==> exp/indigo: inputs <==
// magnitude_wrapper
module magnitude_wrapper(
	input aclk,
	input aresetn,
	input s_i_data_valid,
	output reg s_o_data_ready,
	input [31:0] s_i_data,
	output reg m_o_data_valid,
	input m_i_data_ready,
	output reg [31:0] m_o_data
    );
clock: 6.46 ns
lec_check: 0
abc_area: 1
cap_margin: 30
core_margin: 2
core_utilization: 72
cts_cluster_size: 73
place_density: 0.43
setup_slack_margin: -0.36
slew_margin: 20
run.sh (not shown) runs the stock make flow with config.mk's settings and CLKGATE_MAP_FILE=.
==> inputs of exp/juniper, as changes to exp/indigo <==
--- a/flow/config.mk
+++ b/flow/config.mk
@@ -7,8 +7,5 @@
 export LEC_CHECK = 0
-export ABC_AREA = 1
 export CAP_MARGIN = 30
 export CORE_MARGIN = 2
-export CORE_UTILIZATION = 72
-export CTS_CLUSTER_SIZE = 73
-export PLACE_DENSITY = 0.43
+export CORE_UTILIZATION = 22
 export SETUP_SLACK_MARGIN = -0.36
==> flow/constraint.sdc (replaced) <==
create_clock -name core_clock -period 11.4 [get_ports {aclk}]
set_input_delay 2.2800 -clock core_clock [delete_from_list [all_inputs] [get_ports {aclk}]]
set_output_delay 2.2800 -clock core_clock [all_outputs]
set_load 0.01 [all_outputs]
==> inputs of exp/amber, as changes to exp/indigo <==
==> flow/config.mk (replaced) <==
export PLATFORM = sky130hd
export DESIGN_NAME = magnitude_wrapper
export DESIGN_NICKNAME = magnitude_wrapper
export VERILOG_FILES = /design/flow/design.v
export SDC_FILE = /design/flow/constraint.sdc
export NUM_CORES = 4
export LEC_CHECK = 0
export CAP_MARGIN = 20
export CORE_MARGIN = 2
export CORE_UTILIZATION = 40
export SETUP_SLACK_MARGIN = -0.76
export SLEW_MARGIN = 20
==> flow/constraint.sdc (replaced) <==
create_clock -name core_clock -period 8.17 [get_ports {aclk}]
set_input_delay 1.6340 -clock core_clock [delete_from_list [all_inputs] [get_ports {aclk}]]
set_output_delay 1.6340 -clock core_clock [all_outputs]
set_load 0.01 [all_outputs]
==> results <==
exp/amber finished with timing, DRC and antenna clean. exp/indigo completed, yet does not pass: negative setup slack. exp/juniper passed the timing, DRC and antenna checks. The lowest global-route usage belongs to exp/juniper, the highest to exp/indigo. In exp/amber the register-to-register slack is better than in exp/indigo, by 0.44 ns. Fmax: exp/indigo > exp/amber > exp/juniper. Sequential share of layout area: exp/amber > exp/juniper > exp/indigo.

* * *

==> run a <==
==> flow/design.v <==
`timescale 1ns / 1ps
module magnitude_wrapper(
	input aclk,
	input aresetn,
	input s_i_data_valid,
	output reg s_o_data_ready,
	input [31:0] s_i_data,
	output reg m_o_data_valid,
	input m_i_data_ready,
	output reg [31:0] m_o_data
    );
	reg [31:0] o_data_temp;
	reg [15:0] data_real;
	reg [15:0] data_imag;
	reg start_calc;
	reg ack_calc;
	wire [15:0] in_real = s_i_data[15:0];
	wire [15:0] in_imag = s_i_data[31:16];
	always @ (posedge aclk)
		begin
			if (aresetn == 0) begin
				s_o_data_ready <= 1'b0;
				start_calc <= 1'b0;
			end
			if (ack_calc == 1'b1) begin
				start_calc <= 0;
			end
			if ( (s_i_data_valid == 1'b1) && (ack_calc == 0)) begin
				if (in_real[15] == 1'b1)
					data_real <= ~in_real + 16'd1;
				else
					data_real <= in_real;
				if (in_imag[15] == 1'b1)
					data_imag <= ~in_imag + 16'd1;
				else
					data_imag <= in_imag;
				s_o_data_ready <= 1;
				start_calc <= 1'b1;
			end
		end
	always @ (posedge aclk)
		begin
			if (aresetn == 0) begin
				ack_calc <= 0;
			end
			if (start_calc == 1'b1) begin
				ack_calc <= 1;
				o_data_temp <= data_real*data_real + data_imag*data_imag;
			end
			else begin
				ack_calc <= 0;
			end
		end
	always @ (posedge aclk)
		begin
			if (aresetn == 0) begin
				m_o_data_valid <= 1'b0;
			end
			if (m_i_data_ready == 1'b1) begin
				if (ack_calc == 0) begin
					m_o_data_valid <= 1'b0;
				end
				else begin
					m_o_data_valid <= 1'b1;
					m_o_data <= o_data_temp;
				end
			end
		end
endmodule
==> flow/run.sh <==
#!/bin/bash
# the make line also repeats each setting of config.mk as NAME=value (left out here)
make -C /OpenROAD-flow-scripts/flow DESIGN_CONFIG=/design/flow/config.mk WORK_HOME=/design/flow/orfs CLKGATE_MAP_FILE= finish
==> flow/config.mk <==
export PLATFORM = sky130hd
export DESIGN_NAME = magnitude_wrapper
export DESIGN_NICKNAME = magnitude_wrapper
export VERILOG_FILES = /design/flow/design.v
export SDC_FILE = /design/flow/constraint.sdc
export NUM_CORES = 4
export LEC_CHECK = 0
export CAP_MARGIN = 35
export CELL_PAD_IN_SITES_DETAIL_PLACEMENT = 2
export CORE_MARGIN = 6
export CORE_UTILIZATION = 42
export CTS_CLUSTER_SIZE = 30
export GPL_ROUTABILITY_DRIVEN = 0
export GPL_TIMING_DRIVEN = 0
export MIN_ROUTING_LAYER = met2
export SETUP_SLACK_MARGIN = -0.36
export SLEW_MARGIN = 20
export TNS_END_PERCENT = 40
==> flow/constraint.sdc <==
create_clock -name core_clock -period 6.66 [get_ports {aclk}]
set_input_delay 1.3320 -clock core_clock [delete_from_list [all_inputs] [get_ports {aclk}]]
set_output_delay 1.3320 -clock core_clock [all_outputs]
set_load 0.01 [all_outputs]
==> run b: changes against run a <==
Settings changed: ABC_AREA from default to 1, CAP_MARGIN 35 to 20, CELL_PAD_IN_SITES_DETAIL_PLACEMENT 2 to default, CORE_MARGIN 6 to 2, CORE_UTILIZATION 42 to 72, CTS_CLUSTER_SIZE 30 to 99, GPL_ROUTABILITY_DRIVEN 0 to default, GPL_TIMING_DRIVEN 0 to default, MIN_ROUTING_LAYER met2 to default, SETUP_SLACK_MARGIN -0.36 to default, TNS_END_PERCENT 40 to 15.
==> flow/constraint.sdc (replaced) <==
create_clock -name core_clock -period 5.27 [get_ports {aclk}]
set_input_delay 1.0540 -clock core_clock [delete_from_list [all_inputs] [get_ports {aclk}]]
set_output_delay 1.0540 -clock core_clock [all_outputs]
set_load 0.01 [all_outputs]
==> run c: changes against run a <==
Settings changed: CAP_MARGIN 35 to 30, CELL_PAD_IN_SITES_DETAIL_PLACEMENT 2 to default, CORE_ASPECT_RATIO from default to 1.23, CORE_MARGIN 6 to 2, CORE_UTILIZATION 42 to 22, CTS_CLUSTER_SIZE 30 to default, GPL_ROUTABILITY_DRIVEN 0 to default, GPL_TIMING_DRIVEN 0 to default, HOLD_SLACK_MARGIN from default to 0.24, MIN_ROUTING_LAYER met2 to default, PLACE_DENSITY from default to 0.95, TNS_END_PERCENT 40 to default.
==> flow/constraint.sdc (replaced) <==
create_clock -name core_clock -period 11.4 [get_ports {aclk}]
set_input_delay 2.2800 -clock core_clock [delete_from_list [all_inputs] [get_ports {aclk}]]
set_output_delay 2.2800 -clock core_clock [all_outputs]
set_load 0.01 [all_outputs]
==> results.sh <==
# flow metrics
export IMPL_grt_util_met1=0.4007
export IMPL_grtUsageMet3=0.06430
export IMPL_setup_violations_final=26
export IMPL_compound_area_frac=0.01395
export IMPL_dp_hpwl_um=41540
export IMPL_synth_cell_types=34
export IMPL_pre_cts_slack_ns=-1.275
export IMPL_fp_utilization=0.7297
export IMPL_post_cts_resized=40
export IMPL_setup_ws_ns=-1.379
export IMPL_violations="negative setup slack"
export IMPL_run_status="failed layout checks"
export IMPL_simple_gate_area_frac=0.1360
[end of results for run b]
==> results.sh <==
# flow metrics
export IMPL_rr_worst_depth=22
export IMPL_simple_gate_area_frac=0.09967
export IMPL_crit_path_end="o_data_temp[31]$_DFFE_PP_"
export IMPL_nClkBuffers=9
export IMPL_run_status="no timing/DRC/antenna violations"
export IMPL_comb_area_um2=13440
export IMPL_grtUsageMet3=0.02018
export IMPL_ys_area_um2=18540
export IMPL_compound_area_frac=0.04595
export IMPL_synth_cell_types=59
export IMPL_largest_class="multi-input combinational cells"
export IMPL_pre_cts_slack_ns=3.535
export IMPL_setup_ws_ns=3.289
export IMPL_setup_violations_final=0
export IMPL_grt_max_degree=34
export IMPL_dp_hpwl_um=38080
[end of results for run c]
==> results.sh <==
# source this file to load flow results
export IMPL_num_rows=76
export IMPL_die_area_um2=49330
export IMPL_synth_cell_types=59
export IMPL_run_status="stopped before the end"
export IMPL_grtUsageMet3=0.8119
export IMPL_portBuffers=69
export IMPL_compound_area_frac=0.04595
export IMPL_flop_cell="edfxtp_1"
export IMPL_grt_overflow_total=54
export IMPL_stop_stage="global routing (5_1_grt)"
export IMPL_simple_gate_area_frac=0.09967
export IMPL_grt_util_met1=0
export IMPL_coreArea_um2=43270
export IMPL_fp_utilization=0.4285
export IMPL_dp_hpwl_um=61610
export IMPL_htreeDepth=3
export IMPL_fa_ha_area_frac=0.5462
export IMPL_pre_cts_slack_ns=-2.355
export IMPL_post_cts_buffers=86
export IMPL_post_cts_resized=195
export IMPL_error="[ERROR GRT-0232] Routing congestion too high. Check the congestion heatmap in the GUI."
[end of results for run a]

* * *

==> build 9 <==
Starts from the design.v that is shown in full above.
export LEC_CHECK = 0
export CAP_MARGIN = 20
export CORE_MARGIN = 2
export CORE_UTILIZATION = 40
export SLEW_MARGIN = 20
create_clock -name core_clock -period 10.0 [get_ports {aclk}]
==> inputs of trial 61, as changes to build 9 <==
--- a/flow/config.mk
+++ b/flow/config.mk
@@ -7,5 +7,9 @@
 export LEC_CHECK = 0
+export ABC_AREA = 1
 export CAP_MARGIN = 20
+export CORE_ASPECT_RATIO = 1.27
 export CORE_MARGIN = 2
-export CORE_UTILIZATION = 40
+export CORE_UTILIZATION = 37
+export GPL_TIMING_DRIVEN = 1
+export MIN_ROUTING_LAYER = met1
 export SLEW_MARGIN = 20
==> flow/constraint.sdc (replaced) <==
create_clock -name core_clock -period 7.33 [get_ports {aclk}]
set_input_delay 1.4660 -clock core_clock [delete_from_list [all_inputs] [get_ports {aclk}]]
set_output_delay 1.4660 -clock core_clock [all_outputs]
set_load 0.01 [all_outputs]
==> inputs of build 54, as changes to build 9 <==
--- a/flow/config.mk
+++ b/flow/config.mk
@@ -7,5 +7,11 @@
 export LEC_CHECK = 0
+export ABC_AREA = 1
 export CAP_MARGIN = 20
-export CORE_MARGIN = 2
-export CORE_UTILIZATION = 40
-export SLEW_MARGIN = 20
+export CORE_ASPECT_RATIO = 0.5
+export CORE_MARGIN = 7
+export CORE_UTILIZATION = 69
+export CTS_CLUSTER_DIAMETER = 310
+export CTS_CLUSTER_SIZE = 100
+export HOLD_SLACK_MARGIN = 0.06
+export SETUP_SLACK_MARGIN = -1.0
+export SLEW_MARGIN = 25
==> inputs of trial 66, as changes to build 9 <==
--- a/flow/config.mk
+++ b/flow/config.mk
@@ -7,5 +7,7 @@
 export LEC_CHECK = 0
-export CAP_MARGIN = 20
+export CAP_MARGIN = 30
 export CORE_MARGIN = 2
-export CORE_UTILIZATION = 40
+export CORE_UTILIZATION = 72
+export CTS_CLUSTER_SIZE = 22
+export SETUP_SLACK_MARGIN = -0.36
 export SLEW_MARGIN = 20
==> flow/constraint.sdc (replaced) <==
create_clock -name core_clock -period 13.2 [get_ports {aclk}]
set_input_delay 2.6400 -clock core_clock [delete_from_list [all_inputs] [get_ports {aclk}]]
set_output_delay 2.6400 -clock core_clock [all_outputs]
set_load 0.01 [all_outputs]
==> run_results.csv <==
group,metric,value,unit
status,status,"no timing/DRC/antenna violations",
grt,use_met1,20.56,%
critical_path,r2r_cells,22,
clocking,clk_pin_slew_worst_paths,0.07,ns
die,dieWidth,219.3,um
layout,final_area,20120,um^2
critical_path,crit_path_end,"o_data_temp[31]$_DFFE_PP_",
-- figures above: build 9

==> run_results.csv <==
group,metric,value,unit
layout,final_area,19780,um^2
clocking,clk_pin_slew_worst_paths,0.08,ns
grt,use_met1,35.67,%
critical_path,crit_family,"adder cells",
critical_path,crit_path_end,"o_data_temp[31]$_DFFE_PP_",
status,status,"no timing/DRC/antenna violations",
grt,grt_max_degree,33,
die,dieWidth,164.5,um
-- figures above: trial 66

==> run_results.csv <==
group,metric,value,unit
status,status,"no timing/DRC/antenna violations",
clocking,postCtsSetupRepairBufs,0,
layout,final_area,21380,um^2
job,max_cap_viol_count,0,
clocking,clk_pin_slew_worst_paths,0.09,ns
critical_path,r2r_cells,22,
critical_path,crit_path_end,"o_data_temp[21]$_DFFE_PP_",
die,dieWidth,208.0,um
-- figures above: trial 61

==> run_results.csv <==
group,metric,value,unit
layout,final_area,20830,um^2
status,status,"no timing/DRC/antenna violations",
grt,use_met1,35.32,%
critical_path,crit_path_end,"o_data_temp[28]$_DFFE_PP_",
-- figures above: build 54


* * *

==> inputs of branch fjord <==
Starts from the design.v that is shown in full above.
Settings: LEC_CHECK=0, ABC_AREA=1, CAP_MARGIN=20, CORE_ASPECT_RATIO=1.86, CORE_MARGIN=7, CORE_UTILIZATION=69, CTS_CLUSTER_DIAMETER=310, CTS_CLUSTER_SIZE=100, HOLD_SLACK_MARGIN=0.06, PLACE_DENSITY_LB_ADDON=0.3, SLEW_MARGIN=25, TNS_END_PERCENT=5; clock period 10.0 ns.
==> branch willow (differences from branch fjord) <==
Settings changed: ABC_AREA 1 to unset, CORE_ASPECT_RATIO 1.86 to unset, CORE_MARGIN 7 to 2, CORE_UTILIZATION 69 to 72, CTS_CLUSTER_DIAMETER 310 to unset, CTS_CLUSTER_SIZE 100 to 36, HOLD_SLACK_MARGIN 0.06 to unset, PLACE_DENSITY_LB_ADDON 0.3 to unset, SLEW_MARGIN 25 to 20, TNS_END_PERCENT 5 to unset.
==> flow/constraint.sdc (replaced) <==
create_clock -name core_clock -period 6.92 [get_ports {aclk}]
set_input_delay 1.3840 -clock core_clock [delete_from_list [all_inputs] [get_ports {aclk}]]
set_output_delay 1.3840 -clock core_clock [all_outputs]
set_load 0.01 [all_outputs]
==> comparison <==
Branch willow finished with setup timing left. Branch fjord finished with timing, DRC and antenna clean. In branch willow the utilization is higher than in branch fjord, by 12 points. In branch willow the worst hold slack is worse than in branch fjord, by 0.047 ns. Global-route usage: branch fjord is lower than branch willow (4.2 points). In branch willow the non-clock buffer count is higher than in branch fjord, by 218. In critical path depth, branch fjord and branch willow do not differ. First-iteration DRC count: branch willow is higher than branch fjord (9.6%).
==> figures <==
	branch willow	branch fjord
Worst-path fanout max	7	16
Clock-cell share of area	1.51%	1.49%
WL met2	24.1 mm	26.5 mm
Sequential portion of the cell area	13.5%	14.3%
Horizontal die size	164 µm	137 µm
Simple-gate portion of the synthesized area	9.97%	13.6%
Non-Clock Buffer Count	290	72
Routed length on met3	2.91 mm	2.22 mm
Synthesized-area fraction occupied by ao, oa, aoi and oai cells	4.60%	1.39%
Worst setup slack after layout	-0.382 ns	2.95 ns
Post-DP HPWL	35.6 mm	40.4 mm
First-pass GRT wire length	71.5 mm	76.4 mm
Status	failed layout checks	finished clean
Reasons for failing layout checks	setup timing	-

* * *

==> run Y: inputs <==
Starts from the design.v that is shown in full above.
Settings: LEC_CHECK=0, ABC_AREA=1, CAP_MARGIN=30, CORE_MARGIN=2, CORE_UTILIZATION=72, CTS_CLUSTER_DIAMETER=217, CTS_CLUSTER_SIZE=76, PLACE_DENSITY=0.9, SETUP_SLACK_MARGIN=-0.36, SLEW_MARGIN=20; clock period 5.38 ns.
==> run E: changes against run Y <==
CAP_MARGIN = 20   (was 30)
CTS_CLUSTER_DIAMETER = not set   (was 217)
CTS_CLUSTER_SIZE = 93   (was 76)
PLACE_DENSITY = not set   (was 0.9)
SETUP_SLACK_MARGIN = not set   (was -0.36)
TNS_END_PERCENT = 15   (was not set)
==> flow/constraint.sdc (replaced) <==
create_clock -name core_clock -period 5.29 [get_ports {aclk}]
set_input_delay 1.0580 -clock core_clock [delete_from_list [all_inputs] [get_ports {aclk}]]
set_output_delay 1.0580 -clock core_clock [all_outputs]
set_load 0.01 [all_outputs]
==> flow_summary.ini <==
; flow metrics
[status]
status = stopped before the end
lastStage = global routing
error_message = [ERROR GRT-0232] Routing congestion too high. Check the congestion heatmap in the GUI.

[grt]
use_met1 = 0.6295

[placed_design]
dpl.cell_count = 2827
-- figures above: run Y

==> flow_summary.ini <==
; synthesis and place-and-route metrics
[status]
status = failed layout checks
so_faults = setup timing

[grt]
use_met1 = 0.4245

[finish]
regArea_sq_mm = 0.002973

[timing]
setup_slack_ps = -1477
setup_viol = 26

[placed_design]
dpl.cell_count = 2826

[drt]
n_antenna_cell = 4
-- figures above: run E

